[flow/design.v]
module MUX2(
	input [15:0] Ain,  
	input [15:0] Bin,
	input Select,  
	output [15:0] Output  
	);
	assign Output = (Select == 1'b0)? Ain : Bin;
endmodule
module MUX3(
	input [15:0] Ain,  
	input [15:0] Bin,
	input [15:0] Cin,
	input [1:0] Select,  
	output reg [15:0] Output
	);
	always @(*)
	begin
		case (Select)
		2'b00: Output = Ain;
		2'b01: Output = Bin;
		2'b10: Output = Cin;
		2'b11: Output = 16'd0;  
		endcase
	end
endmodule
module MUX4(
	input [15:0] Ain,  
	input [15:0] Bin,
	input [15:0] Cin,
	input [15:0] Din,
	input [1:0] Select,  
	output reg [15:0] Output
	);
	always @(*)
	begin
		case (Select)
		2'b00: Output = Ain;
		2'b01: Output = Bin;
		2'b10: Output = Cin;
		2'b11: Output = Din;
		endcase
	end
endmodule
module ALU(
	input [15:0] Ain,  
	input [15:0] Bin,  
	input [3:0] MODE,  
	output reg [15:0] ALUout,  
	output FLAGzero  
	);
	always @(*)  
	begin
		case (MODE)  
			4'b0000: ALUout = 16'd0;		 
			4'b0001: ALUout = Ain + Bin;	 
			4'b0010: ALUout = Ain - Bin;	 
			4'b0011: ALUout = Ain & Bin;	 
			4'b0100: ALUout = Ain | Bin;	 
			4'b0101: ALUout = Ain ^ Bin;	 
			4'b0110: ALUout = ~Ain;			 
			4'b0111: ALUout = Ain * Bin;	 
			4'b1000: ALUout = (Bin == 16'd0) ? 16'hFFFF : Ain / Bin;	 
			4'b1001: ALUout = (Bin == 16'd0) ? Ain : Ain % Bin;	 
			4'b1010: ALUout = Ain<<Bin;	 
			4'b1011: ALUout = Ain>>Bin;	 
			4'b1100: ALUout = Ain;			 
			4'b1101: ALUout = Bin;			 
			4'b1110: begin if (Ain != Bin) ALUout = 16'd1;	 
							else ALUout = 16'd0;
							end
			4'b1111: begin if (Ain < Bin) ALUout = 16'd1;		 
							else ALUout = 16'd0;
							end
		endcase
	end
	assign FLAGzero = (ALUout == 16'd0) ? 1'b1: 1'b0;	 
endmodule
module CTRLUNIT(
	input [15:0] Instruction,  
	input ZFlag,  
	output reg JFlag,  
	output reg RamWriteEN,  
	output reg [9:0] RamAddr,
	output reg [3:0] ALUCtrl,  
	output reg RegWriteEN,
	output reg [4:0] RegWriteAddr,
	output reg [4:0] RegAddrA,  
	output reg [4:0] RegAddrB,
	output reg [9:0] Immediate,  
	output reg [1:0] MuxA,  
	output reg [1:0] MuxB,
	output reg [1:0] MuxC
	);
	wire [5:0] Opcode;
	wire [9:0] Address;
	wire [4:0] AddressA, AddressB;
	assign Opcode = Instruction[15:10];  
	assign Address = Instruction[9:0];  
	assign AddressA = Address[9:5];  
	assign AddressB = Address[4:0];  
	always @(*)
	begin
		case (Opcode)
		6'b000000: begin  
					RamWriteEN 		= 1'b0;
					RegWriteEN 		= 1'b0;
					MuxA 				= 1'b00;
					MuxB 				= 2'b00;
					MuxC				= 2'b00;
					RamAddr 			= 10'b0000000000;
					RegWriteAddr 	= 5'b00000;
					RegAddrA 		= 5'b00000;
					RegAddrB 		= 5'b00000;
					JFlag				= 1'b0;
					ALUCtrl			= 4'b0000;
					Immediate		= 10'b0000000000;
					end
		6'b000001: begin  
					RamWriteEN 		= 1'b0;
					RegWriteEN 		= 1'b1;
					MuxA 				= 1'b00;
					MuxB 				= 2'b01;
					MuxC				= 2'b01;
					RamAddr 			= Address;
					RegWriteAddr 	= 5'b00001;
					RegAddrA 		= 5'b00000;
					RegAddrB 		= 5'b00000;
					JFlag				= 1'b0;
					ALUCtrl			= 4'b1101;
					Immediate		= 10'b0000000000;
					end
		6'b000010: begin  
					RamWriteEN 		= 1'b1;
					RegWriteEN 		= 1'b0;
					MuxA 				= 1'b00;
					MuxB 				= 2'b00;
					MuxC				= 2'b01;
					RamAddr 			= Address;
					RegWriteAddr 	= 5'b00000;
					RegAddrA 		= 5'b00000;
					RegAddrB 		= 5'b00001;
					JFlag				= 1'b0;
					ALUCtrl			= 4'b0000;
					Immediate		= 10'b0000000000;
					end
		6'b000011: begin  
					RamWriteEN 		= 1'b0;
					RegWriteEN 		= 1'b1;
					MuxA 				= 1'b00;
					MuxB 				= 2'b00;
					MuxC				= 2'b00;
					RamAddr 			= 10'b0000000000;
					RegWriteAddr 	= AddressB;
					RegAddrA 		= AddressA;
					RegAddrB 		= 5'b00000;
					JFlag				= 1'b0;
					ALUCtrl			= 4'b1100;
					Immediate		= 10'b0000000000;
					end
		6'b000100: begin  
					RamWriteEN 		= 1'b0;
					RegWriteEN 		= 1'b0;
					MuxA 				= 1'b00;
					MuxB 				= 2'b10;  
					MuxC				= 2'b00;
					RamAddr 			= 10'b0000000000;
					RegWriteAddr 	= 5'b00000;
					RegAddrA 		= 5'b00001;  
					RegAddrB 		= 5'b00000;
					JFlag				= ~ZFlag;  
					ALUCtrl			= 4'b1100;  
					Immediate		= Address;  
					end
		6'b000101: begin  
					RamWriteEN 		= 1'b0;
					RegWriteEN 		= 1'b0;
					MuxA 				= 1'b00;
					MuxB 				= 2'b10;
					MuxC				= 2'b00;
					RamAddr 			= 10'b0000000000;
					RegWriteAddr 	= 5'b00000;
					RegAddrA 		= 5'b00001;
					RegAddrB 		= 5'b00000;
					JFlag				= ZFlag;
					ALUCtrl			= 4'b1100;
					Immediate		= Address;
					end
		6'b000110: begin  
					RamWriteEN 		= 1'b0;
					RegWriteEN 		= 1'b0;
					MuxA 				= 1'b00;
					MuxB 				= 2'b10;
					MuxC				= 2'b00;
					RamAddr 			= 10'b0000000000;
					RegWriteAddr 	= 5'b00000;
					RegAddrA 		= 5'b00000;
					RegAddrB 		= 5'b00000;
					JFlag				= 1'b1;
					ALUCtrl			= 4'b0000;
					Immediate		= Address;
					end
		6'b000111: begin  
					RamWriteEN 		= 1'b0;
					RegWriteEN 		= 1'b1;	 
					MuxA 				= 1'b01;	 
					MuxB 				= 2'b10;  
					MuxC				= 2'b00;
					RamAddr 			= 10'b0000000000;
					RegWriteAddr 	= AddressA;
					RegAddrA 		= 5'b00000;
					RegAddrB 		= 5'b00000;
					JFlag				= 1'b0;  
					ALUCtrl			= 4'b1100;	 
					Immediate		= 10'b0000000000;
					end
		6'b001000: begin  
					RamWriteEN 		= 1'b0;
					RegWriteEN 		= 1'b0;
					MuxA 				= 1'b00;
					MuxB 				= 2'b00;  
					MuxC				= 2'b00;
					RamAddr 			= 10'b0000000000;
					RegWriteAddr 	= 5'b00000;
					RegAddrA 		= 5'b00000;
					RegAddrB 		= AddressA;  
					JFlag				= 1'b1;  
					ALUCtrl			= 4'b0000;
					Immediate		= 10'b0000000000;
					end
		6'b001001: begin  
					RamWriteEN 		= 1'b0;
					RegWriteEN 		= 1'b1;  
					MuxA 				= 1'b00;
					MuxB 				= 2'b00;
					MuxC				= 2'b00;
					RamAddr 			= 10'b0000000000;
					RegWriteAddr 	= 5'b00001;  
					RegAddrA 		= AddressA;  
					RegAddrB 		= AddressB;  
					JFlag				= 1'b0;
					ALUCtrl			= 4'b1111;  
					Immediate		= 10'b0000000000;
					end
		6'b001010: begin  
					RamWriteEN 		= 1'b0;
					RegWriteEN 		= 1'b1;  
					MuxA 				= 1'b00;
					MuxB 				= 2'b10;  
					MuxC				= 2'b00;
					RamAddr 			= 10'b0000000000;
					RegWriteAddr 	= 5'b00001;  
					RegAddrA 		= AddressA;  
					RegAddrB 		= 5'b00000;
					JFlag				= 1'b0;
					ALUCtrl			= 4'b1111;  
					Immediate		= {5'b00000, AddressB};
					end
		6'b001011: begin  
					RamWriteEN 		= 1'b0;
					RegWriteEN 		= 1'b1;  
					MuxA 				= 1'b00;
					MuxB 				= 2'b00;
					MuxC				= 2'b00;
					RamAddr 			= 10'b0000000000;
					RegWriteAddr 	= 5'b00001;  
					RegAddrA 		= AddressA;  
					RegAddrB 		= AddressB;  
					JFlag				= 1'b0;
					ALUCtrl			= 4'b1110;  
					Immediate		= 10'b0000000000;
					end
		6'b001100: begin  
					RamWriteEN 		= 1'b0;
					RegWriteEN 		= 1'b1;  
					MuxA 				= 1'b00;
					MuxB 				= 2'b10;  
					MuxC				= 2'b00;
					RamAddr 			= 10'b0000000000;
					RegWriteAddr 	= 5'b00001;  
					RegAddrA 		= AddressA;  
					RegAddrB 		= 5'b00000;
					JFlag				= 1'b0;
					ALUCtrl			= 4'b1110;  
					Immediate		= {5'b00000, AddressB};
					end
		6'b001101: begin  
					RamWriteEN 		= 1'b0;
					RegWriteEN 		= 1'b1;  
					MuxA 				= 1'b00;
					MuxB 				= 2'b10;  
					MuxC				= 2'b00;
					RamAddr 			= 10'b0000000000;
					RegWriteAddr 	= 5'b00001;  
					RegAddrA 		= 5'b00000;
					RegAddrB 		= 5'b00000;
					JFlag				= 1'b0;
					ALUCtrl			= 4'b1101;
					Immediate		= Address;  
					end
		6'b001110: begin  
					RamWriteEN 		= 1'b0;
					RegWriteEN 		= 1'b1;
					MuxA 				= 1'b00;
					MuxB 				= 2'b00;
					MuxC				= 2'b00;
					RamAddr 			= 10'b0000000000;
					RegWriteAddr 	= 5'b00001;
					RegAddrA 		= AddressA;
					RegAddrB 		= AddressB;
					JFlag				= 1'b0;
					ALUCtrl			= 4'b1010;  
					Immediate		= 10'b0000000000;
					end
		6'b001111: begin  
					RamWriteEN 		= 1'b0;
					RegWriteEN 		= 1'b1;
					MuxA 				= 1'b00;
					MuxB 				= 2'b00;
					MuxC				= 2'b00;
					RamAddr 			= 10'b0000000000;
					RegWriteAddr 	= 5'b00001;
					RegAddrA 		= AddressA;
					RegAddrB 		= AddressB;
					JFlag				= 1'b0;
					ALUCtrl			= 4'b1011;  
					Immediate		= 10'b0000000000;
					end
		6'b010000: begin  
					RamWriteEN 		= 1'b0;
					RegWriteEN 		= 1'b1;
					MuxA 				= 1'b00;
					MuxB 				= 2'b00;
					MuxC				= 2'b00;
					RamAddr 			= 10'b0000000000;
					RegWriteAddr 	= 5'b00001;
					RegAddrA 		= AddressA;
					RegAddrB 		= AddressB;
					JFlag				= 1'b0;
					ALUCtrl			= 4'b0001;
					Immediate		= 10'b0000000000;
					end
		6'b010001: begin  
					RamWriteEN 		= 1'b0;
					RegWriteEN 		= 1'b1;
					MuxA 				= 1'b00;
					MuxB 				= 2'b00;
					MuxC				= 2'b00;
					RamAddr 			= 10'b0000000000;
					RegWriteAddr 	= 5'b00001;
					RegAddrA 		= AddressA;
					RegAddrB 		= AddressB;
					JFlag				= 1'b0;
					ALUCtrl			= 4'b0010;
					Immediate		= 10'b0000000000;
					end
		6'b010010: begin  
					RamWriteEN 		= 1'b0;
					RegWriteEN 		= 1'b1;
					MuxA 				= 1'b00;
					MuxB 				= 2'b00;
					MuxC				= 2'b00;
					RamAddr 			= 10'b0000000000;
					RegWriteAddr 	= 5'b00001;
					RegAddrA 		= AddressA;
					RegAddrB 		= AddressB;
					JFlag				= 1'b0;
					ALUCtrl			= 4'b0111;
					Immediate		= 10'b0000000000;
					end
		6'b010011: begin  
					RamWriteEN 		= 1'b0;
					RegWriteEN 		= 1'b1;
					MuxA 				= 1'b00;
					MuxB 				= 2'b00;
					MuxC				= 2'b00;
					RamAddr 			= 10'b0000000000;
					RegWriteAddr 	= 5'b00001;
					RegAddrA 		= AddressA;
					RegAddrB 		= AddressB;
					JFlag				= 1'b0;
					ALUCtrl			= 4'b1000;
					Immediate		= 10'b0000000000;
					end
		6'b010100: begin  
					RamWriteEN 		= 1'b0;
					RegWriteEN 		= 1'b1;
					MuxA 				= 1'b00;
					MuxB 				= 2'b00;
					MuxC				= 2'b00;
					RamAddr 			= 10'b0000000000;
					RegWriteAddr 	= 5'b00001;
					RegAddrA 		= AddressA;
					RegAddrB 		= AddressB;
					JFlag				= 1'b0;
					ALUCtrl			= 4'b1001;
					Immediate		= 10'b0000000000;
					end
		6'b010101: begin  
					RamWriteEN 		= 1'b0;
					RegWriteEN 		= 1'b1;
					MuxA 				= 1'b00;
					MuxB 				= 2'b10;
					MuxC				= 2'b00;
					RamAddr 			= 10'b0000000000;
					RegWriteAddr 	= 5'b00001;
					RegAddrA 		= AddressA;
					RegAddrB 		= 5'b00000;
					JFlag				= 1'b0;
					ALUCtrl			= 4'b0001;
					Immediate		= {5'b00000, AddressB};
					end
		6'b010110: begin  
					RamWriteEN 		= 1'b0;
					RegWriteEN 		= 1'b1;
					MuxA 				= 1'b00;
					MuxB 				= 2'b10;
					MuxC				= 2'b00;
					RamAddr 			= 10'b0000000000;
					RegWriteAddr 	= 5'b00001;
					RegAddrA 		= AddressA;
					RegAddrB 		= 5'b00000;
					JFlag				= 1'b0;
					ALUCtrl			= 4'b0010;
					Immediate		= {5'b00000, AddressB};
					end
		6'b010111: begin  
					RamWriteEN 		= 1'b0;
					RegWriteEN 		= 1'b1;
					MuxA 				= 1'b00;
					MuxB 				= 2'b10;
					MuxC				= 2'b00;
					RamAddr 			= 10'b0000000000;
					RegWriteAddr 	= 5'b00001;
					RegAddrA 		= AddressA;
					RegAddrB 		= 5'b00000;
					JFlag				= 1'b0;
					ALUCtrl			= 4'b0111;
					Immediate		= {5'b00000, AddressB};
					end
		6'b011000: begin  
					RamWriteEN 		= 1'b0;
					RegWriteEN 		= 1'b1;
					MuxA 				= 1'b00;
					MuxB 				= 2'b10;
					MuxC				= 2'b00;
					RamAddr 			= 10'b0000000000;
					RegWriteAddr 	= 5'b00001;
					RegAddrA 		= AddressA;
					RegAddrB 		= 5'b00000;
					JFlag				= 1'b0;
					ALUCtrl			= 4'b1000;
					Immediate		= {5'b00000, AddressB};
					end
		6'b011001: begin  
					RamWriteEN 		= 1'b0;
					RegWriteEN 		= 1'b1;
					MuxA 				= 1'b00;
					MuxB 				= 2'b10;
					MuxC				= 2'b00;
					RamAddr 			= 10'b0000000000;
					RegWriteAddr 	= 5'b00001;
					RegAddrA 		= AddressA;
					RegAddrB 		= 5'b00000;
					JFlag				= 1'b0;
					ALUCtrl			= 4'b1001;
					Immediate		= {5'b00000, AddressB};
					end
		6'b011010: begin  
					RamWriteEN 		= 1'b0;
					RegWriteEN 		= 1'b1;
					MuxA 				= 1'b00;
					MuxB 				= 2'b00;
					MuxC				= 2'b00;
					RamAddr 			= 10'b0000000000;
					RegWriteAddr 	= AddressB;
					RegAddrA 		= AddressA;
					RegAddrB 		= 5'b00000;
					JFlag				= 1'b0;
					ALUCtrl			= 4'b0110;
					Immediate		= 10'b0000000000;
					end
		6'b011011: begin  
					RamWriteEN 		= 1'b0;
					RegWriteEN 		= 1'b1;
					MuxA 				= 1'b00;
					MuxB 				= 2'b00;
					MuxC				= 2'b00;
					RamAddr 			= 10'b0000000000;
					RegWriteAddr 	= 5'b00001;
					RegAddrA 		= AddressA;
					RegAddrB 		= AddressB;
					JFlag				= 1'b0;
					ALUCtrl			= 4'b0101;
					Immediate		= 10'b0000000000;
					end
		6'b011100: begin  
					RamWriteEN 		= 1'b0;
					RegWriteEN 		= 1'b1;
					MuxA 				= 1'b00;
					MuxB 				= 2'b00;
					MuxC				= 2'b00;
					RamAddr 			= 10'b0000000000;
					RegWriteAddr 	= 5'b00001;
					RegAddrA 		= AddressA;
					RegAddrB 		= AddressB;
					JFlag				= 1'b0;
					ALUCtrl			= 4'b0100;
					Immediate		= 10'b0000000000;
					end
		6'b011101: begin  
					RamWriteEN 		= 1'b0;
					RegWriteEN 		= 1'b1;
					MuxA 				= 1'b00;
					MuxB 				= 2'b00;
					MuxC				= 2'b00;
					RamAddr 			= 10'b0000000000;
					RegWriteAddr 	= 5'b00001;
					RegAddrA 		= AddressA;
					RegAddrB 		= AddressB;
					JFlag				= 1'b0;
					ALUCtrl			= 4'b0011;
					Immediate		= 10'b0000000000;
					end
		6'b011110: begin  
					RamWriteEN 		= 1'b0;
					RegWriteEN 		= 1'b1;
					MuxA 				= 1'b00;
					MuxB 				= 2'b01;  
					MuxC				= 2'b10;  
					RamAddr 			= 10'b0000000000;
					RegWriteAddr 	= AddressB;
					RegAddrA 		= AddressA;  
					RegAddrB 		= 5'b00000;
					JFlag				= 1'b0;
					ALUCtrl			= 4'b1101;  
					Immediate		= 10'b0000000000;
					end
		6'b011111: begin  
					RamWriteEN 		= 1'b1;  
					RegWriteEN 		= 1'b0;
					MuxA 				= 1'b00;  
					MuxB 				= 2'b00;
					MuxC				= 2'b10;  
					RamAddr 			= 10'b0000000000;
					RegWriteAddr 	= 5'b00000;
					RegAddrA 		= AddressB;  
					RegAddrB 		= AddressA;  
					JFlag				= 1'b0;
					ALUCtrl			= 4'b0000;
					Immediate		= 10'b0000000000;
					end
		6'b100000: begin  
					RamWriteEN 		= 1'b0;  
					RegWriteEN 		= 1'b1;
					MuxA 				= 2'b10;  
					MuxB 				= 2'b00;
					MuxC				= 2'b10;  
					RamAddr 			= 10'b0000000000;
					RegWriteAddr 	= AddressA;
					RegAddrA 		= 5'b00000;  
					RegAddrB 		= 5'b00000;  
					JFlag				= 1'b0;
					ALUCtrl			= 4'b1100;
					Immediate		= 10'b0000000000;
					end
		6'b100001: begin  
					RamWriteEN 		= 1'b0;
					RegWriteEN 		= 1'b1;
					MuxA 				= 1'b00;
					MuxB 				= 2'b10;
					MuxC				= 2'b00;
					RamAddr 			= 10'b0000000000;
					RegWriteAddr 	= 5'b00001;
					RegAddrA 		= AddressA;
					RegAddrB 		= 5'b00000;
					JFlag				= 1'b0;
					ALUCtrl			= 4'b1010;  
					Immediate		= AddressB;
				end
		6'b100010: begin  
					RamWriteEN 		= 1'b0;
					RegWriteEN 		= 1'b1;
					MuxA 				= 1'b00;
					MuxB 				= 2'b10;
					MuxC				= 2'b00;
					RamAddr 			= 10'b0000000000;
					RegWriteAddr 	= 5'b00001;
					RegAddrA 		= AddressA;
					RegAddrB 		= 5'b00000;
					JFlag				= 1'b0;
					ALUCtrl			= 4'b1011;  
					Immediate		= AddressB;
				end
		default: begin  
					RamWriteEN 		= 1'b0;
					RegWriteEN 		= 1'b0;
					MuxA 				= 1'b00;
					MuxB 				= 2'b00;
					MuxC				= 2'b00;
					RamAddr 			= 10'b0000000000;
					RegWriteAddr 	= 5'b00000;
					RegAddrA 		= 5'b00000;
					RegAddrB 		= 5'b00000;
					JFlag				= 1'b0;
					ALUCtrl			= 4'b0000;
					Immediate		= 10'b0000000000;
					end
		endcase
	end
endmodule
module REGFILE(
	input clk,  
	input En,  
	input Reset,  
	input Write,  
	input [4:0] Waddr,  
	input [15:0] Wdata,  
	input [4:0] Aaddr,  
	output [15:0] Adata,  
	input [4:0] Baddr,
	output [15:0] Bdata
	);
	integer i;
	reg [15:0] register[31:0];
	always @(posedge clk)
	begin
		if (Reset == 1'b1) begin
			for(i = 0; i < 32; i = i + 1) begin  
				register[i] <= 16'd0;
			end
		end
		else if (En == 1'b1 && Write == 1'b1) begin
			register[Waddr] <= Wdata;  
		end
	end
	assign Adata = (Aaddr == 0)? 16'd0 : register[Aaddr];
	assign Bdata = (Baddr == 0)? 16'd0 : register[Baddr];
endmodule
module PCOUNTER(
	input clk,  
	input En,  
	input [9:0] Jaddr,  
	input Jflag,  
	output reg [9:0] Caddr,  
	input Clear  
	);
	always @(posedge clk)
	begin
		if (Clear == 1'b1) begin  
			Caddr <= 10'd0;
		end
		else if (En == 1'b1) begin
			if(Jflag == 1'b1) begin  
				Caddr <= Jaddr;
			end
			else begin
				Caddr <= Caddr + 1'b1;  
			end
		end
	end
endmodule
module microcounter(
	input clk,  
	input Clear,  
	output reg [1:0] count  
	);
	always @(posedge clk)
	begin
		if (Clear == 1'b1) begin
			count <= 2'b00;
		end
		else if (count == 2'b11) begin
			count <= 2'b00;
		end
		else begin
			count <= count + 1'b1;
		end
	end
endmodule
module mips16_core(
	input clk,
	input rst,  
	output [9:0] imem_addr,
	input [15:0] imem_rdata,
	output [9:0] dmem_addr,
	output dmem_we,
	output [15:0] dmem_wdata,
	input [15:0] dmem_rdata,
	input [15:0] in_data,
	output rf_we,
	output [4:0] rf_waddr,
	output [15:0] rf_wdata
	);
	wire ramWriteEN, regWriteEN, ZFlag, JFlag;
	wire [1:0] selA, selB, selC;
	wire [15:0] muxAout, muxBout, muxCout;
	wire [9:0] Caddr, ramAddress;
	wire [15:0] Instruction;
	wire [15:0] regAdata, regBdata;
	wire [3:0] ALUop;
	wire [15:0] ALUout;
	wire [9:0] Immediate;
	wire [15:0] ramBdata;
	wire [4:0] regAread, regBread, regwrite;
	wire [1:0] microcount;
	microcounter micro(.clk(clk), .Clear(rst), .count(microcount));
	wire ramclk = (microcount == 2'b00);  
	wire regclk = (microcount == 2'b01);  
	wire instrclk = (microcount == 2'b10);  
	PCOUNTER programcounter(
		.clk(clk),
		.En(instrclk),
		.Jaddr(muxBout[9:0]),  
		.Jflag(JFlag),
		.Caddr(Caddr),
		.Clear(rst)
		);
	assign imem_addr = Caddr;
	assign Instruction = imem_rdata;
	CTRLUNIT controlunit(
		.Instruction(Instruction),  
		.ZFlag(ZFlag),  
		.JFlag(JFlag),
		.RamWriteEN(ramWriteEN),
		.RamAddr(ramAddress),
		.ALUCtrl(ALUop),
		.RegWriteEN(regWriteEN),
		.RegWriteAddr(regwrite),
		.RegAddrA(regAread),
		.RegAddrB(regBread),
		.Immediate(Immediate),
		.MuxA(selA),
		.MuxB(selB),
		.MuxC(selC)
		);
	MUX3 muxA(
		.Ain(regAdata),
		.Bin({6'd0, Caddr}),
		.Cin(in_data),
		.Select(selA),
		.Output(muxAout)
		);
	MUX3 muxB(
		.Ain(regBdata),
		.Bin(ramBdata),
		.Cin({6'd0, Immediate}),
		.Select(selB),
		.Output(muxBout)
		);
	MUX3 muxC(
		.Ain({6'd0, Caddr}),
		.Bin({6'd0, ramAddress}),
		.Cin(muxAout),
		.Select(selC),
		.Output(muxCout)
		);
	ALU arithmaticlogic(
		.Ain(muxAout),  
		.Bin(muxBout),  
		.MODE(ALUop),  
		.ALUout(ALUout),
		.FLAGzero(ZFlag)
		);
	REGFILE registers(
		.clk(clk),
		.En(regclk),
		.Reset(rst),
		.Write(regWriteEN),
		.Waddr(regwrite),
		.Wdata(ALUout),
		.Aaddr(regAread),
		.Adata(regAdata),  
		.Baddr(regBread),
		.Bdata(regBdata)  
		);
	assign dmem_addr = muxCout[9:0];
	assign dmem_we = ramclk & ramWriteEN;
	assign dmem_wdata = regBdata;
	assign ramBdata = dmem_rdata;
	reg rf_we_q;
	reg [4:0] rf_waddr_q;
	reg [15:0] rf_wdata_q;
	always @(posedge clk)
	begin
		if (rst == 1'b1) begin
			rf_we_q <= 1'b0;
		end
		else begin
			rf_we_q <= regclk & regWriteEN;
		end
		if (regclk == 1'b1) begin
			rf_waddr_q <= regwrite;
			rf_wdata_q <= ALUout;
		end
	end
	assign rf_we = rf_we_q;
	assign rf_waddr = rf_waddr_q;
	assign rf_wdata = rf_wdata_q;
endmodule
[flow/run.sh]
#!/bin/bash
# the make line also repeats each setting of config.mk as NAME=value (left out here)
make -C /OpenROAD-flow-scripts/flow DESIGN_CONFIG=/design/flow/config.mk WORK_HOME=/design/flow/orfs CLKGATE_MAP_FILE= finish
[flow/config.mk]
export PLATFORM = sky130hd
export DESIGN_NAME = mips16_core
export DESIGN_NICKNAME = mips16_core
export VERILOG_FILES = /design/flow/design.v
export SDC_FILE = /design/flow/constraint.sdc
export NUM_CORES = 4
export LEC_CHECK = 0
export ABC_AREA = 1
export CAP_MARGIN = 20
export CORE_MARGIN = 2
export CORE_UTILIZATION = 70
export CTS_CLUSTER_DIAMETER = 400
export PLACE_DENSITY = 0.36
export SLEW_MARGIN = 20
[flow/constraint.sdc]
create_clock -name core_clock -period 23.2 [get_ports {clk}]
set_input_delay 4.6400 -clock core_clock [delete_from_list [all_inputs] [get_ports {clk}]]
set_output_delay 4.6400 -clock core_clock [all_outputs]
set_load 0.01 [all_outputs]
==> out/results.ini, run 1 <==
[synthesis]
edf_count=533
avgSynthCellArea_um2=7.23
synth-area-yosys_mm2=0.0465
synth-compound-area-share_pct=9.15
synth_warnings=7
async_flop_share_pct=0
synth_cell_types=70
synth.most_common_cell=nand2_1
yosys_cells=6428
top_area_share_pct=34.4
synth_seq_share_pct=35.0
ys_sh_mux_pct=0
top_logic_kind=simple AND/OR/NAND/NOR gates
syn-cell-area_mm2=0.0465
ys.flop_type=edfxtp_1
netlist_top_cells_area=edfxtp_1 (34%), nand2_1 (15%), nand3_1 (10%), ha_1 (6.5%), nor2_1 (6.0%)
common_cells=nand2_1 (1838), nand3_1 (946), nor2_1 (746), inv_1 (600), edfxtp_1 (533)
synthCells=6428
simple_gate_share_pct=34.3
fa_ha_area_share_pct=10.1
syn-num-nets=6803
xor_share_pct=2.30
ys.flops=546
yosysTopAreaCell=edfxtp_1

[die]
core_area_mm2=0.0657
dieHeight_um=262
die_area_mm2=0.0685
fp_util_pct=70.7
die_x_um=262
rows=94
num_io_pins=109

[cts]
hold_buffers=0
numClockSinks=546
cts_buffers=58
root_buffer=clkbuf_16
cts_buffer_depth=3
htreeDepth=2

[placed_design]
port_buffers=108
gp_congestion=1.20
dp_hpwl_um=152000
numPlacedInstances=7940

[status]
error_line=[ERROR GRT-0116] Global routing finished with congestion. Check the congestion regions in the DRC Viewer.
status=aborted with a tool error
failed_stage=global routing (5_1_grt)

[grt]
grt_overflow=3
grt_usage_pct=74.6

==> what timing repair did <==
item	CTS
endpoints found under the setup margin	538
pin swaps	79
hold endpoints to repair	0
gates resized	137
gates cloned	10
setup buffers	112
==> per-stage QoR <==
step / setup TNS (ps) / setup slack (ps) / area [µm²]
2_1_floorplan: -5062050 / -10490 / 47200
3_3_place_gp: -5858590 / -11760 / 54900
3_5_place_dp: -6723430 / -13410 / 54900
4_1_cts: -5608580 / -11190 / 58400
==> layer usage <==
layer | track usage [%] | GRT overflow
met5 | 25.8 | 0
met4 | 70.7 | 1
met3 | 58.8 | 0
met2 | 91.3 | 2
met1 | 76.5 | 0
==> run 2, diff against run 1 <==
CORE_UTILIZATION = 68   (was 70)
CTS_CLUSTER_DIAMETER = 398   (was 400)
CTS_CLUSTER_SIZE = 37   (was not set)
HOLD_SLACK_MARGIN = 0.29   (was not set)
PLACE_DENSITY = not set   (was 0.36)
SETUP_SLACK_MARGIN = 5.0   (was not set)
clock period = 39.5 ns   (was 23.2 ns; I/O delays follow)
==> run 2 against run 1 <==
The run again fails in global routing (5_1_grt). Die size grew 2.9%. Synthesized cell count stayed put. Area after synthesis unchanged.
==> out/results.ini, run 2 <==
[die]
die_x_um=265
num_io_pins=109
rows=95
fp_util_pct=69.0
die_area_mm2=0.0704
core_area_mm2=0.0674
dieHeight_um=265

[synthesis]
syn-cell-area_mm2=0.0465
synth-compound-area-share_pct=9.15
syn-num-nets=6803
simple_gate_share_pct=34.3
ys_sh_mux_pct=0
async_flop_share_pct=0
synth_cell_types=70
top_area_share_pct=34.4
yosys_cells=6428
avgSynthCellArea_um2=7.23
synthCells=6428
ys.flop_type=edfxtp_1
yosysTopAreaCell=edfxtp_1
synth_seq_share_pct=35.0
synth-area-yosys_mm2=0.0465
common_cells=nand2_1 (1838), nand3_1 (946), nor2_1 (746), inv_1 (600), edfxtp_1 (533)
xor_share_pct=2.30
top_logic_kind=simple AND/OR/NAND/NOR gates
edf_count=533
synth_warnings=7
ys.flops=546
fa_ha_area_share_pct=10.1
netlist_top_cells_area=edfxtp_1 (34%), nand2_1 (15%), nand3_1 (10%), ha_1 (6.5%), nor2_1 (6.0%)
synth.most_common_cell=nand2_1

[cts]
cts_buffers=18
cts_buffer_depth=3
htreeDepth=1
root_buffer=clkbuf_16
numClockSinks=546

[placed_design]
gp_congestion=1.16
dp_hpwl_um=135000
numPlacedInstances=7340
port_buffers=108
placed_cell_area_mm2=0.0501

[status]
failed_stage=global routing (5_1_grt)
status=aborted with a tool error

run 2: through the flow:
stage	TNS, ps	worst slack (ps)
2_1_floorplan	0	2550
3_3_place_gp	0	157
3_5_place_dp	-7120	-747
4_1_cts	0	1940
run 2: timing repair:
action | 4_1_cts
setup buffers | 204
pin swaps | 145
cloned | 28
endpoints found under the setup margin | 538
gates resized | 249
hold buffers | 0
hold endpoints to repair | 0
==> run 3, diff against run 2 <==
CORE_MARGIN = 9   (was 2)
CORE_UTILIZATION = 40   (was 68)
CTS_CLUSTER_DIAMETER = not set   (was 398)
CTS_CLUSTER_SIZE = 57   (was 37)
GPL_ROUTABILITY_DRIVEN = 0   (was not set)
HOLD_SLACK_MARGIN = not set   (was 0.29)
SETUP_SLACK_MARGIN = not set   (was 5.0)
TNS_END_PERCENT = 10   (was not set)
clock period = 60.1 ns   (was 39.5 ns; I/O delays follow)
==> run 3 against run 2 <==
Synthesized cell count unchanged. Area after synthesis did not move. Die size rose by 83%. The run now finishes clean.
==> out/results.ini, run 3 <==
[critical_path]
crit_top_cell=nand2_1
crit_path_end_kind=flip-flop
criticalPathCategory=input pin to flip-flop
cp_slowest_cell=nand2_8
r2r_cells=235
crit_buf_inv=34
crit_arrival_ps=53580
worstPathRequired_ps=60640
slowest_delay_ps=860
r2r_start=registers.register[22][1]
crit_path_start_kind=input pin
crit_family=simple AND/OR/NAND/NOR gates
reg2reg_slack_ps=21720
cp_max_fo=125
endpoint=programcounter.Caddr[0]
cp.depth=241
crit_start=imem_rdata[15]
rr_endpoint=programcounter.Caddr[0]

[synthesis]
syn-num-nets=6803
async_flop_share_pct=0
synth_warnings=7
yosys_cells=6428
netlist_top_cells_area=edfxtp_1 (34%), nand2_1 (15%), nand3_1 (10%), ha_1 (6.5%), nor2_1 (6.0%)
syn-cell-area_mm2=0.0465
synth-compound-area-share_pct=9.15
ys.flops=546
synth_cell_types=70
avgSynthCellArea_um2=7.23
ys_sh_mux_pct=0
simple_gate_share_pct=34.3
synth-area-yosys_mm2=0.0465
edf_count=533
yosysTopAreaCell=edfxtp_1
fa_ha_area_share_pct=10.1
top_logic_kind=simple AND/OR/NAND/NOR gates
synthCells=6428
xor_share_pct=2.30
synth.most_common_cell=nand2_1
synth_seq_share_pct=35.0
ys.flop_type=edfxtp_1
top_area_share_pct=34.4
common_cells=nand2_1 (1838), nand3_1 (946), nor2_1 (746), inv_1 (600), edfxtp_1 (533)

[die]
core_area_mm2=0.115
die_area_mm2=0.129
dieHeight_um=359
fp_util_pct=40.5
die_x_um=359
rows=124
num_io_pins=109

[layout]
regArea_mm2=0.0163
nNetsFinal=6706
synthToLayoutAreaGrowth_pct=9.03
logic_area_mm2=0.0260
nFillCells=11600
design_area_mm2=0.0507

[timing]
whs_ps=490
finalCritPeriodShare_pct=88.3
maxSlewHeadroom_pct=24.3
setup_viol=0
setup_tns_ps=0
min_period_ps=53050
fmax_mhz=18.9
hold_viol=0
fin_ws_ps=7050
worst_pin_slew_ps=1130
drv_slew=0
skew_ps=34.7
rsz0062_at_grt=no

[grt]
grt_overflow=0
grt_max_degree=128
grt_pass1_vias=43700
grt_antenna_before_repair=3
grt_pass1_wl_um=284000
grt_usage_pct=28.7

[detailed_routing]
vias=46600
drt_wl_total_um=194000
drc=0
ant_nets=0
vias_per_cell=5.91
detail_route.first_pass.iterations=7
avgRoutedWirePerCell_um=24.6
first_iter_violations=6562

[cts]
cts_resized=0
root_buffer=clkbuf_16
cts_buffer_depth=3
cts_tree=built
post_cts_buffers=0
cts_buffers=67
numClockSinks=546
htreeDepth=3
clk_pin_slew_ps=50
hold_buffers=0
clock_latency_ps=650

[worst_hold_path]
min_path_cells=1
hp-class=flip-flop to flip-flop
hold_path_end=micro.count[0]
hold_start=micro.count[0]

[job]
cap_violations=0
log.warning_count=75

[placed_design]
dp_slack_ps=7290
port_buffers=108
dp_hpwl_um=130000
placed_cell_area_mm2=0.0485

[status]
status=timing/DRC/antenna clean

==> run 3: stage by stage <==
step                      utilization (%)  instances
after global placement               42.3       7774
final                                44.1       7895
after floorplan                         -       6428
after detailed placement             42.3       7774
after CTS                            44.1       7894
after global routing                 44.1       7894
==> run 3: routing by layer <==
layer | routed length (µm) | part of all wire (%) | GRT usage, %
met4 | 11700 | 6.0 | 15.1
met3 | 25300 | 13 | 7.44
met1 | 75500 | 39 | 37.9
met5 | 13 | 0.0067 | 0
met2 | 81800 | 42 | 42.9
==> run 3: layout make-up <==
type / count / share of cell area [%]
Clock inverter: 39 / 0.642
Multi-Input combinational cell: 4858 / 51.4
Clock buffer: 81 / 3.58
Inverter: 654 / 4.86
Tap cell: 1512 / 3.73
Timing Repair Buffer: 204 / 3.68
Antenna cell: 1 / 0.00494
Sequential cell: 546 / 32.1
==> run 4, diff against run 3 <==
CORE_MARGIN = 2   (was 9)
CORE_UTILIZATION = 65   (was 40)
CTS_CLUSTER_SIZE = not set   (was 57)
GPL_ROUTABILITY_DRIVEN = not set   (was 0)
HOLD_SLACK_MARGIN = 0.3   (was not set)
TNS_END_PERCENT = 5   (was 10)
clock period = 36.5 ns   (was 60.1 ns; I/O delays follow)
==> run 4 against run 3 <==
The flow now stops in global routing (5_1_grt). Synthesized cell count did not move. Die size fell by 43%. Area after synthesis did not move.
==> out/results.ini, run 4 <==
[synthesis]
synthCells=6428
simple_gate_share_pct=34.3
syn-num-nets=6803
synth.most_common_cell=nand2_1
top_area_share_pct=34.4
syn-cell-area_mm2=0.0465
yosysTopAreaCell=edfxtp_1
common_cells=nand2_1 (1838), nand3_1 (946), nor2_1 (746), inv_1 (600), edfxtp_1 (533)
netlist_top_cells_area=edfxtp_1 (34%), nand2_1 (15%), nand3_1 (10%), ha_1 (6.5%), nor2_1 (6.0%)
synth_seq_share_pct=35.0
yosys_cells=6428
edf_count=533
synth-area-yosys_mm2=0.0465
async_flop_share_pct=0
fa_ha_area_share_pct=10.1
xor_share_pct=2.30
top_logic_kind=simple AND/OR/NAND/NOR gates
ys.flops=546
synth_warnings=7
avgSynthCellArea_um2=7.23
ys.flop_type=edfxtp_1
synth_cell_types=70
synth-compound-area-share_pct=9.15
ys_sh_mux_pct=0

[die]
core_area_mm2=0.0711
dieHeight_um=271
die_area_mm2=0.0736
rows=98
num_io_pins=109
fp_util_pct=65.3
die_x_um=271

[placed_design]
gp_congestion=1.14
numPlacedInstances=7972
dp_hpwl_um=153000
dp_slack_ps=-2900
port_buffers=108

[cts]
hold_buffers=0
cts_buffer_depth=3
numClockSinks=546
root_buffer=clkbuf_16
cts_buffers=58
htreeDepth=2

[grt]
grt_usage_pct=87.3
grt_overflow=504

[status]
failed_stage=global routing (5_1_grt)
error_line=[ERROR GRT-0232] Routing congestion too high. Check the congestion heatmap in the GUI.
status=aborted with a tool error

==> run 4: stage by stage <==
step | cell area [µm²] | hold slack, ps
floorplan | 46900 | 457
CTS | 58600 | 524
detailed placement | 54400 | 515
global placement | 54400 | 476
==> run 4: repair_timing <==
| item | CTS |
|---|---|
| cloned | 7 |
| gates resized | 227 |
| buffers inserted | 167 |
| endpoints found under the setup margin | 538 |
| pin swaps | 142 |
==> run 4: routing by layer <==
| metal | global-route usage [%] | overflow |
|---|---|---|
| met2 | 97.2 | 227 |
| met5 | 62.5 | 8 |
| met4 | 83.8 | 155 |
| met3 | 79.0 | 63 |
| met1 | 87.7 | 51 |
==> run 5, diff against run 4 <==
CORE_UTILIZATION = 68   (was 65)
CTS_CLUSTER_DIAMETER = 352   (was not set)
CTS_CLUSTER_SIZE = 100   (was not set)
HOLD_SLACK_MARGIN = not set   (was 0.3)
PLACE_DENSITY = 0.41   (was not set)
clock period = 24.1 ns   (was 36.5 ns; I/O delays follow)
==> run 5 against run 4 <==
Synthesized cell count stayed put. The run again fails in global routing (5_1_grt). Die size decreased by 4.3%. Area after synthesis unchanged.
==> out/results.ini, run 5 <==
[status]
status=aborted with a tool error
failed_stage=global routing (5_1_grt)
error_line=[ERROR GRT-0116] Global routing finished with congestion. Check the congestion regions in the DRC Viewer.

[grt]
grt_overflow=185
grt_usage_pct=80.9

[synthesis]
common_cells=nand2_1 (1838), nand3_1 (946), nor2_1 (746), inv_1 (600), edfxtp_1 (533)
ys_sh_mux_pct=0
syn-num-nets=6803
synth_seq_share_pct=35.0
yosysTopAreaCell=edfxtp_1
top_area_share_pct=34.4
syn-cell-area_mm2=0.0465
avgSynthCellArea_um2=7.23
ys.flop_type=edfxtp_1
synth-compound-area-share_pct=9.15
simple_gate_share_pct=34.3
synth-area-yosys_mm2=0.0465
async_flop_share_pct=0
edf_count=533
synth_warnings=7
netlist_top_cells_area=edfxtp_1 (34%), nand2_1 (15%), nand3_1 (10%), ha_1 (6.5%), nor2_1 (6.0%)
synth.most_common_cell=nand2_1
fa_ha_area_share_pct=10.1
yosys_cells=6428
ys.flops=546
synth_cell_types=70
synthCells=6428
top_logic_kind=simple AND/OR/NAND/NOR gates
xor_share_pct=2.30

[die]
dieHeight_um=265
die_area_mm2=0.0704
die_x_um=265
fp_util_pct=69.0
rows=95
num_io_pins=109
core_area_mm2=0.0674

[placed_design]
gp_congestion=1.17
dp_hpwl_um=152000
numPlacedInstances=7980
placed_cell_area_mm2=0.0551
port_buffers=108

[cts]
htreeDepth=1
root_buffer=clkbuf_16
numClockSinks=546
cts_buffers=9
cts_buffer_depth=3

-- run 5: metal layers --
metal	GRT usage, %	overflow
met1	80.4	5
met2	95.0	97
met3	69.2	7
met4	79.4	76
met5	43.0	0
-- run 5: per-stage QoR --
stage	utilization (%)	setup slack (ps)
floorplan	-	-9770
global placement	81.8	-10930
CTS	89.5	-9620
detailed placement	81.8	-12350
-- run 5: what timing repair did --
item,4_1_cts
hold buffers,0
pin swaps,250
cloned,29
setup endpoints to repair,538
resized,386
buffers inserted,339
==> run 6, diff against run 5 <==
CORE_ASPECT_RATIO = 1.39   (was not set)
CORE_UTILIZATION = 72   (was 68)
CTS_CLUSTER_DIAMETER = 397   (was 352)
CTS_CLUSTER_SIZE = not set   (was 100)
PLACE_DENSITY = not set   (was 0.41)
TNS_END_PERCENT = not set   (was 5)
clock period = 23.2 ns   (was 24.1 ns; I/O delays follow)
==> run 6 against run 5 <==
The flow again stops in global routing (5_1_grt). Area after synthesis unchanged. Synthesized cell count unchanged. Die size is 5.4% lower.
==> out/results.ini, run 6 <==
[grt]
grt_usage_pct=93.8
grt_overflow=3064

[synthesis]
ys.flop_type=edfxtp_1
fa_ha_area_share_pct=10.1
synth_warnings=7
yosys_cells=6428
syn-num-nets=6803
avgSynthCellArea_um2=7.23
ys.flops=546
simple_gate_share_pct=34.3
edf_count=533
top_area_share_pct=34.4
netlist_top_cells_area=edfxtp_1 (34%), nand2_1 (15%), nand3_1 (10%), ha_1 (6.5%), nor2_1 (6.0%)
synth_seq_share_pct=35.0
top_logic_kind=simple AND/OR/NAND/NOR gates
async_flop_share_pct=0
common_cells=nand2_1 (1838), nand3_1 (946), nor2_1 (746), inv_1 (600), edfxtp_1 (533)
synth-compound-area-share_pct=9.15
yosysTopAreaCell=edfxtp_1
synth-area-yosys_mm2=0.0465
ys_sh_mux_pct=0
syn-cell-area_mm2=0.0465
xor_share_pct=2.30
synth_cell_types=70
synthCells=6428
synth.most_common_cell=nand2_1

[placed_design]
port_buffers=108
dp_hpwl_um=152000
gp_congestion=1.26

[die]
core_area_mm2=0.0637
dieHeight_um=304
die_x_um=219
die_area_mm2=0.0666
fp_util_pct=73.0
rows=109
num_io_pins=109

[cts]
root_buffer=clkbuf_16
numClockSinks=546
hold_buffers=0
cts_buffers=51
cts_buffer_depth=3
htreeDepth=2

[status]
error_line=[ERROR GRT-0116] Global routing finished with congestion. Check the congestion regions in the DRC Viewer.
failed_stage=global routing (5_1_grt)
status=aborted with a tool error

## run 6: timing repair
item | CTS
endpoints found under the setup margin | 538
gates cloned | 9
pin swaps | 165
hold endpoints to repair | 0
buffers inserted | 185
gates resized | 224
## run 6: per-layer routing
layer  GRT overflow  GRT usage, %
met5             17          58.5
met4            892           103
met3             97          79.1
met2           1967           112
met1             91          87.0
## run 6: through the flow
step / setup WS [ps] / TNS, ps / instances / area, µm²
after floorplan: -10490 / -5062050 / 6428 / 47200
after global placement: -11970 / -5911310 / 7901 / 54900
after detailed placement: -13460 / -6683650 / 7901 / 54900
after CTS: -10980 / -5379010 / 8188 / 59200
==> run 7, diff against run 6 <==
CORE_ASPECT_RATIO = not set   (was 1.39)
CTS_CLUSTER_DIAMETER = 387   (was 397)
CTS_CLUSTER_SIZE = 99   (was not set)
PLACE_DENSITY = 0.4   (was not set)
clock period = 19.0 ns   (was 23.2 ns; I/O delays follow)
==> run 7 against run 6 <==
The flow again stops in global routing (5_1_grt). Synthesized cell count unchanged. Die size about the same. Area after synthesis unchanged.
==> out/results.ini, run 7 <==
[synthesis]
fa_ha_area_share_pct=10.1
edf_count=533
netlist_top_cells_area=edfxtp_1 (34%), nand2_1 (15%), nand3_1 (10%), ha_1 (6.5%), nor2_1 (6.0%)
synth.most_common_cell=nand2_1
yosysTopAreaCell=edfxtp_1
simple_gate_share_pct=34.3
ys.flops=546
synth_warnings=7
synth-compound-area-share_pct=9.15
top_logic_kind=simple AND/OR/NAND/NOR gates
synth-area-yosys_mm2=0.0465
top_area_share_pct=34.4
avgSynthCellArea_um2=7.23
synthCells=6428
ys.flop_type=edfxtp_1
yosys_cells=6428
synth_cell_types=70
common_cells=nand2_1 (1838), nand3_1 (946), nor2_1 (746), inv_1 (600), edfxtp_1 (533)
xor_share_pct=2.30
syn-num-nets=6803
async_flop_share_pct=0
ys_sh_mux_pct=0
syn-cell-area_mm2=0.0465
synth_seq_share_pct=35.0

[placed_design]
dp_slack_ps=-16740
dp_hpwl_um=146000
numPlacedInstances=7924
gp_congestion=1.26
placed_cell_area_mm2=0.0548
port_buffers=108

[grt]
grt_usage_pct=92.2
grt_overflow=1365

[cts]
root_buffer=clkbuf_16
cts_buffers=9
hold_buffers=0
numClockSinks=546
htreeDepth=1
cts_buffer_depth=3

[status]
status=aborted with a tool error
failed_stage=global routing (5_1_grt)
error_line=[ERROR GRT-0232] Routing congestion too high. Check the congestion heatmap in the GUI.

[die]
rows=93
die_area_mm2=0.0666
dieHeight_um=258
fp_util_pct=72.5
die_x_um=258
num_io_pins=109
core_area_mm2=0.0641

[run 7: through the flow]
step,setup TNS [ps],util [%]
CTS,-7387180,88.7
detailed placement,-8467270,85.5
global placement,-7682550,85.5
floorplan,-6869730,-
[run 7: metal layers]
| metal | GRT overflow | track usage (%) |
|---|---|---|
| met3 | 111 | 83.4 |
| met5 | 12 | 67.1 |
| met1 | 108 | 91.2 |
| met4 | 408 | 93.1 |
| met2 | 726 | 102 |
[run 7: timing repair]
action,CTS
gates resized,138
setup buffers,107
gates cloned,14
pin swaps,99
setup endpoints to repair,538
==> run 8, diff against run 7 <==
CTS_CLUSTER_DIAMETER = not set   (was 387)
CTS_CLUSTER_SIZE = 15   (was 99)
PLACE_DENSITY = 0.38   (was 0.4)
SETUP_SLACK_MARGIN = 1.1   (was not set)
clock period = 13.0 ns   (was 19.0 ns; I/O delays follow)
==> run 8 against run 7 <==
The run again fails in global routing (5_1_grt). Area after synthesis stayed put. Die size stayed put. Synthesized cell count is the same.
==> out/results.ini, run 8 <==
[status]
status=aborted with a tool error
failed_stage=global routing (5_1_grt)
error_line=[ERROR GRT-0116] Global routing finished with congestion. Check the congestion regions in the DRC Viewer.

[die]
dieHeight_um=258
rows=93
core_area_mm2=0.0641
fp_util_pct=72.5
die_area_mm2=0.0666
die_x_um=258
num_io_pins=109

[synthesis]
synth_warnings=7
async_flop_share_pct=0
ys_sh_mux_pct=0
top_area_share_pct=34.4
synth.most_common_cell=nand2_1
yosys_cells=6428
synth-area-yosys_mm2=0.0465
simple_gate_share_pct=34.3
fa_ha_area_share_pct=10.1
xor_share_pct=2.30
syn-num-nets=6803
synth_seq_share_pct=35.0
common_cells=nand2_1 (1838), nand3_1 (946), nor2_1 (746), inv_1 (600), edfxtp_1 (533)
ys.flop_type=edfxtp_1
yosysTopAreaCell=edfxtp_1
top_logic_kind=simple AND/OR/NAND/NOR gates
synth_cell_types=70
avgSynthCellArea_um2=7.23
synthCells=6428
netlist_top_cells_area=edfxtp_1 (34%), nand2_1 (15%), nand3_1 (10%), ha_1 (6.5%), nor2_1 (6.0%)
synth-compound-area-share_pct=9.15
syn-cell-area_mm2=0.0465
ys.flops=546
edf_count=533

[cts]
cts_buffer_depth=3
numClockSinks=546
htreeDepth=2
cts_buffers=55
hold_buffers=0
root_buffer=clkbuf_16

[grt]
grt_overflow=465
grt_usage_pct=83.6

[placed_design]
numPlacedInstances=7984
dp_hpwl_um=143000
port_buffers=108
gp_congestion=1.31

## run 8: repair_timing
item / in CTS
setup endpoints to repair: 538
pin swaps: 176
resized: 311
setup buffers: 189
hold endpoints to repair: 0
cloned: 16
## run 8: per-layer routing
layer	track usage [%]	GRT overflow
met2	96.9	242
met5	46.2	2
met4	81.3	169
met1	83.8	25
met3	72.3	27
## run 8: through the flow
stage | setup slack, ps | area (µm²) | utilization (%)
after detailed placement | -21170 | 55300 | 86.2
after floorplan | -18650 | 47200 | -
after CTS | -18770 | 60100 | 93.7
after global placement | -19760 | 55300 | 86.2
==> run 9, diff against run 8 <==
CORE_UTILIZATION = 62   (was 72)
CTS_CLUSTER_DIAMETER = 352   (was not set)
CTS_CLUSTER_SIZE = 100   (was 15)
PLACE_DENSITY = not set   (was 0.38)
SETUP_SLACK_MARGIN = not set   (was 1.1)
TNS_END_PERCENT = 30   (was not set)
clock period = 24.9 ns   (was 13.0 ns; I/O delays follow)
==> run 9 against run 8 <==
The run again fails in global routing (5_1_grt). Synthesized cell count unchanged. Die size is 16% higher. Area after synthesis did not move.
==> out/results.ini, run 9 <==
[placed_design]
port_buffers=108
dp_hpwl_um=156000
numPlacedInstances=8074
dp_slack_ps=-12370
placed_cell_area_mm2=0.0553
gp_congestion=1.12

[synthesis]
simple_gate_share_pct=34.3
common_cells=nand2_1 (1838), nand3_1 (946), nor2_1 (746), inv_1 (600), edfxtp_1 (533)
async_flop_share_pct=0
xor_share_pct=2.30
ys.flop_type=edfxtp_1
yosysTopAreaCell=edfxtp_1
synth-compound-area-share_pct=9.15
synth-area-yosys_mm2=0.0465
synth.most_common_cell=nand2_1
avgSynthCellArea_um2=7.23
syn-num-nets=6803
fa_ha_area_share_pct=10.1
syn-cell-area_mm2=0.0465
synth_warnings=7
netlist_top_cells_area=edfxtp_1 (34%), nand2_1 (15%), nand3_1 (10%), ha_1 (6.5%), nor2_1 (6.0%)
synthCells=6428
edf_count=533
yosys_cells=6428
synth_seq_share_pct=35.0
synth_cell_types=70
ys_sh_mux_pct=0
top_logic_kind=simple AND/OR/NAND/NOR gates
top_area_share_pct=34.4
ys.flops=546

[die]
fp_util_pct=62.5
num_io_pins=109
die_x_um=278
core_area_mm2=0.0743
dieHeight_um=278
die_area_mm2=0.0772
rows=100

[status]
error_line=[ERROR GRT-0232] Routing congestion too high. Check the congestion heatmap in the GUI.
status=aborted with a tool error
failed_stage=global routing (5_1_grt)

[cts]
hold_buffers=0
numClockSinks=546
cts_buffer_depth=3
htreeDepth=1
cts_buffers=9
root_buffer=clkbuf_16

[grt]
grt_overflow=311
grt_usage_pct=80.1

[run 9: timing repair]
item | CTS
pin swaps | 158
buffers inserted | 169
gates resized | 210
endpoints found under the setup margin | 538
gates cloned | 9
[run 9: routing by layer]
metal,GRT usage [%],GRT overflow
met1,83.4,40
met2,93.2,116
met5,44.7,12
met4,72.3,97
met3,67.4,46
[run 9: stage by stage]
stage                     hold WS (ps)  utilization [%]
after floorplan                    457                -
after CTS                          512             78.0
after detailed placement           490             74.4
after global placement             473             74.4
==> run 10, diff against run 9 <==
CTS_CLUSTER_DIAMETER = not set   (was 352)
CTS_CLUSTER_SIZE = not set   (was 100)
TNS_END_PERCENT = not set   (was 30)
clock period = 23.2 ns   (was 24.9 ns; I/O delays follow)
==> run 10 against run 9 <==
The run again fails in global routing (5_1_grt). Synthesized cell count unchanged. Area after synthesis unchanged. Die size unchanged.
==> out/results.ini, run 10 <==
[die]
num_io_pins=109
dieHeight_um=278
fp_util_pct=62.5
die_area_mm2=0.0772
die_x_um=278
rows=100
core_area_mm2=0.0743

[synthesis]
syn-cell-area_mm2=0.0465
synth_warnings=7
edf_count=533
avgSynthCellArea_um2=7.23
synth_seq_share_pct=35.0
syn-num-nets=6803
common_cells=nand2_1 (1838), nand3_1 (946), nor2_1 (746), inv_1 (600), edfxtp_1 (533)
simple_gate_share_pct=34.3
synth-compound-area-share_pct=9.15
ys.flops=546
yosysTopAreaCell=edfxtp_1
top_logic_kind=simple AND/OR/NAND/NOR gates
yosys_cells=6428
ys_sh_mux_pct=0
synth-area-yosys_mm2=0.0465
xor_share_pct=2.30
synthCells=6428
synth.most_common_cell=nand2_1
async_flop_share_pct=0
synth_cell_types=70
fa_ha_area_share_pct=10.1
ys.flop_type=edfxtp_1
netlist_top_cells_area=edfxtp_1 (34%), nand2_1 (15%), nand3_1 (10%), ha_1 (6.5%), nor2_1 (6.0%)
top_area_share_pct=34.4

[placed_design]
dp_hpwl_um=157000
gp_congestion=1.13
placed_cell_area_mm2=0.0552
dp_slack_ps=-13710
port_buffers=108

[cts]
numClockSinks=546
cts_buffer_depth=3
hold_buffers=0
root_buffer=clkbuf_16
htreeDepth=2
cts_buffers=56

[grt]
grt_usage_pct=80.2
grt_overflow=150

[status]
failed_stage=global routing (5_1_grt)
error_line=[ERROR GRT-0232] Routing congestion too high. Check the congestion heatmap in the GUI.
status=aborted with a tool error

[run 10: what timing repair did]
action | in CTS
setup endpoints to repair | 538
hold endpoints to repair | 0
gates cloned | 12
buffers inserted | 118
gates resized | 155
pin swaps | 113
[run 10: metal layers]
metal,track usage (%),overflow
met1,82.3,7
met3,68.4,6
met5,41.8,1
met2,92.7,67
met4,75.6,69
[run 10: per-stage QoR]
stage / instances
detailed placement: 8058
floorplan: 6428
CTS: 8294
global placement: 8058
==> run 11, diff against run 10 <==
CORE_UTILIZATION = 68   (was 62)
CTS_CLUSTER_SIZE = 41   (was not set)
MAX_ROUTING_LAYER = met4   (was not set)
clock period = 36.5 ns   (was 23.2 ns; I/O delays follow)
==> run 11 against run 10 <==
The run again fails in global routing (5_1_grt). Die size down 8.7%. Area after synthesis is the same. Synthesized cell count unchanged.
==> out/results.ini, run 11 <==
[synthesis]
synth-area-yosys_mm2=0.0465
edf_count=533
synth_seq_share_pct=35.0
simple_gate_share_pct=34.3
ys.flops=546
ys.flop_type=edfxtp_1
async_flop_share_pct=0
ys_sh_mux_pct=0
top_logic_kind=simple AND/OR/NAND/NOR gates
xor_share_pct=2.30
common_cells=nand2_1 (1838), nand3_1 (946), nor2_1 (746), inv_1 (600), edfxtp_1 (533)
netlist_top_cells_area=edfxtp_1 (34%), nand2_1 (15%), nand3_1 (10%), ha_1 (6.5%), nor2_1 (6.0%)
synth_warnings=7
fa_ha_area_share_pct=10.1
avgSynthCellArea_um2=7.23
synthCells=6428
syn-cell-area_mm2=0.0465
synth_cell_types=70
synth-compound-area-share_pct=9.15
top_area_share_pct=34.4
yosysTopAreaCell=edfxtp_1
synth.most_common_cell=nand2_1
syn-num-nets=6803
yosys_cells=6428

[die]
rows=95
fp_util_pct=69.0
die_area_mm2=0.0704
num_io_pins=109
core_area_mm2=0.0674
dieHeight_um=265
die_x_um=265

[cts]
numClockSinks=546
root_buffer=clkbuf_16
cts_buffers=56
htreeDepth=2
hold_buffers=0
cts_buffer_depth=3

[status]
status=aborted with a tool error
failed_stage=global routing (5_1_grt)
error_line=[ERROR GRT-0232] Routing congestion too high. Check the congestion heatmap in the GUI.

[placed_design]
dp_hpwl_um=151000
gp_congestion=1.20
placed_cell_area_mm2=0.0543
numPlacedInstances=7892
port_buffers=108

[grt]
grt_overflow=1021
grt_usage_pct=91.1

[run 11: repair_timing]
item / 4_1_cts
gates cloned: 8
endpoints found under the hold margin: 0
buffers inserted: 167
pin swaps: 137
endpoints found under the setup margin: 538
resized: 193
[run 11: through the flow]
step                hold WS (ps)  setup WS [ps]
floorplan                    457           4.70
global placement             482          -1310
detailed placement           487          -2610
CTS                          496          -94.0
[run 11: per-layer routing]
metal	track usage, %	GRT overflow
met5	-	-
met4	89.1	279
met3	82.5	147
met2	100	500
met1	89.9	95
==> run 12, diff against run 11 <==
ABC_AREA = not set   (was 1)
CELL_PAD_IN_SITES_DETAIL_PLACEMENT = 1   (was not set)
CORE_MARGIN = 4   (was 2)
CORE_UTILIZATION = 61   (was 68)
CTS_CLUSTER_DIAMETER = 172   (was not set)
CTS_CLUSTER_SIZE = 27   (was 41)
GPL_ROUTABILITY_DRIVEN = 1   (was not set)
MAX_ROUTING_LAYER = met5   (was met4)
PLACE_DENSITY_LB_ADDON = 0.09   (was not set)
clock period = 50.5 ns   (was 36.5 ns; I/O delays follow)
==> run 12 against run 11 <==
The run again fails in global routing (5_1_grt). Die size increased by 16%. Area after synthesis increased by 1.7%. Synthesized cell count is 14% lower.
==> out/results.ini, run 12 <==
[synthesis]
ys.flop_type=edfxtp_1
synth.most_common_cell=nor2_1
ys_sh_mux_pct=5.57
common_cells=nor2_1 (838), nand2_1 (701), edfxtp_1 (533), a21oi_1 (287), clkbuf_1 (246)
top_area_share_pct=33.9
synthCells=5544
netlist_top_cells_area=edfxtp_1 (34%), nor2_1 (6.7%), ha_1 (6.4%), nand2_1 (5.6%), mux2i_1 (4.8%)
synth_warnings=7
avgSynthCellArea_um2=8.52
yosys_cells=5544
xor_share_pct=2.10
synth_cell_types=109
yosysTopAreaCell=edfxtp_1
syn-num-nets=5919
synth-area-yosys_mm2=0.0472
simple_gate_share_pct=21.8
synth-compound-area-share_pct=20.2
fa_ha_area_share_pct=9.93
async_flop_share_pct=0
ys.flops=546
edf_count=533
top_logic_kind=simple AND/OR/NAND/NOR gates
synth_seq_share_pct=34.4
syn-cell-area_mm2=0.0472

[status]
error_line=[ERROR GRT-0116] Global routing finished with congestion. Check the congestion regions in the DRC Viewer.
failed_stage=global routing (5_1_grt)
status=aborted with a tool error

[placed_design]
placed_cell_area_mm2=0.0508
gp_congestion=1.14
numPlacedInstances=6630
port_buffers=108
dp_hpwl_um=204000
dp_slack_ps=-3660

[die]
die_x_um=286
die_area_mm2=0.0820
fp_util_pct=61.9
core_area_mm2=0.0763
dieHeight_um=286
num_io_pins=109
rows=101

[cts]
htreeDepth=1
cts_buffer_depth=3
cts_buffers=24
hold_buffers=0
root_buffer=clkbuf_16
numClockSinks=546

[grt]
grt_usage_pct=90.6
grt_overflow=1461

run 12: what timing repair did:
item	in CTS
setup endpoints to repair	538
gates resized	78
pin swaps	13
setup buffers	13
cloned	3
run 12: metal layers:
layer / GRT overflow / GRT usage (%)
met5: 18 / 68.4
met4: 565 / 94.3
met3: 152 / 83.0
met2: 610 / 99.2
met1: 116 / 88.6
==> run 13, diff against run 12 <==
CELL_PAD_IN_SITES_DETAIL_PLACEMENT = not set   (was 1)
CORE_MARGIN = 2   (was 4)
CORE_UTILIZATION = 66   (was 61)
CTS_CLUSTER_DIAMETER = not set   (was 172)
CTS_CLUSTER_SIZE = not set   (was 27)
GPL_ROUTABILITY_DRIVEN = not set   (was 1)
MAX_ROUTING_LAYER = not set   (was met5)
PLACE_DENSITY_LB_ADDON = not set   (was 0.09)
clock period = 20.2 ns   (was 50.5 ns; I/O delays follow)
==> run 13 against run 12 <==
The run again fails in global routing (5_1_grt). Area after synthesis stayed put. Synthesized cell count stayed put. Die size is 10% lower.
==> out/results.ini, run 13 <==
[synthesis]
synth_seq_share_pct=34.4
edf_count=533
ys_sh_mux_pct=5.57
synth_warnings=7
simple_gate_share_pct=21.8
syn-cell-area_mm2=0.0472
async_flop_share_pct=0
netlist_top_cells_area=edfxtp_1 (34%), nor2_1 (6.7%), ha_1 (6.4%), nand2_1 (5.6%), mux2i_1 (4.8%)
yosysTopAreaCell=edfxtp_1
syn-num-nets=5919
xor_share_pct=2.10
synth.most_common_cell=nor2_1
top_logic_kind=simple AND/OR/NAND/NOR gates
synth-area-yosys_mm2=0.0472
synth_cell_types=109
synthCells=5544
fa_ha_area_share_pct=9.93
top_area_share_pct=33.9
yosys_cells=5544
synth-compound-area-share_pct=20.2
ys.flop_type=edfxtp_1
common_cells=nor2_1 (838), nand2_1 (701), edfxtp_1 (533), a21oi_1 (287), clkbuf_1 (246)
ys.flops=546
avgSynthCellArea_um2=8.52

[grt]
grt_usage_pct=83.4
grt_overflow=130

[cts]
numClockSinks=546
cts_buffer_depth=3
root_buffer=clkbuf_16
htreeDepth=2
cts_buffers=55
hold_buffers=0

[placed_design]
dp_hpwl_um=183000
numPlacedInstances=7415
dp_slack_ps=-18730
port_buffers=108
gp_congestion=1.25
placed_cell_area_mm2=0.0581

[die]
fp_util_pct=66.4
core_area_mm2=0.0711
dieHeight_um=272
num_io_pins=109
rows=98
die_area_mm2=0.0737
die_x_um=272

[status]
error_line=[ERROR GRT-0116] Global routing finished with congestion. Check the congestion regions in the DRC Viewer.
status=aborted with a tool error
failed_stage=global routing (5_1_grt)

## run 13: what timing repair did
action	CTS
gates cloned	18
pin swaps	227
setup buffers	146
endpoints found under the setup margin	538
gates resized	375
hold endpoints to repair	0
## run 13: layer usage
| metal | GRT usage, % | GRT overflow |
|---|---|---|
| met5 | 49.7 | 1 |
| met4 | 78.7 | 59 |
| met3 | 72.9 | 10 |
| met2 | 95.1 | 56 |
| met1 | 85.0 | 4 |
==> run 14, diff against run 13 <==
ABC_AREA = 1   (was not set)
CAP_MARGIN = 0   (was 20)
CORE_ASPECT_RATIO = 0.71   (was not set)
CORE_UTILIZATION = 72   (was 66)
CTS_CLUSTER_DIAMETER = 397   (was not set)
CTS_CLUSTER_SIZE = 10   (was not set)
PLACE_DENSITY_LB_ADDON = 0.11   (was not set)
==> run 14 against run 13 <==
The flow again stops in global routing (5_1_grt). Die size fell by 9.7%. Synthesized cell count rose by 16%. Area after synthesis fell by 1.6%.
==> out/results.ini, run 14 <==
[synthesis]
yosysTopAreaCell=edfxtp_1
ys.flop_type=edfxtp_1
async_flop_share_pct=0
ys.flops=546
avgSynthCellArea_um2=7.23
yosys_cells=6428
synth.most_common_cell=nand2_1
syn-cell-area_mm2=0.0465
synth-area-yosys_mm2=0.0465
simple_gate_share_pct=34.3
ys_sh_mux_pct=0
synth_seq_share_pct=35.0
netlist_top_cells_area=edfxtp_1 (34%), nand2_1 (15%), nand3_1 (10%), ha_1 (6.5%), nor2_1 (6.0%)
common_cells=nand2_1 (1838), nand3_1 (946), nor2_1 (746), inv_1 (600), edfxtp_1 (533)
top_logic_kind=simple AND/OR/NAND/NOR gates
edf_count=533
synth_cell_types=70
fa_ha_area_share_pct=10.1
synth-compound-area-share_pct=9.15
synth_warnings=7
syn-num-nets=6803
top_area_share_pct=34.4
synthCells=6428
xor_share_pct=2.30

[placed_design]
dp_slack_ps=-16160
gp_congestion=1.33
port_buffers=108
numPlacedInstances=7910
dp_hpwl_um=145000

[die]
die_area_mm2=0.0666
fp_util_pct=72.8
dieHeight_um=218
die_x_um=306
core_area_mm2=0.0638
rows=78
num_io_pins=109

[cts]
cts_buffers=60
root_buffer=clkbuf_16
hold_buffers=0
cts_buffer_depth=3
numClockSinks=546
htreeDepth=2

[status]
status=aborted with a tool error
failed_stage=global routing (5_1_grt)
error_line=[ERROR GRT-0232] Routing congestion too high. Check the congestion heatmap in the GUI.

[grt]
grt_usage_pct=108
grt_overflow=6259

-- run 14: what timing repair did --
action / CTS
gates cloned: 12
buffers inserted: 73
pin swaps: 83
resized: 115
endpoints found under the setup margin: 538
endpoints found under the hold margin: 0
-- run 14: stage by stage --
| step | TNS (ps) | instance area (µm²) |
|---|---|---|
| floorplan | -6353250 | 47200 |
| global placement | -7098920 | 54800 |
| detailed placement | -8136710 | 54800 |
| CTS | -7081010 | 57800 |
-- run 14: per-layer routing --
layer	GRT overflow	global-route usage, %
met5	83	87.6
met4	1209	116
met3	481	93.8
met2	3981	129
met1	505	97.2
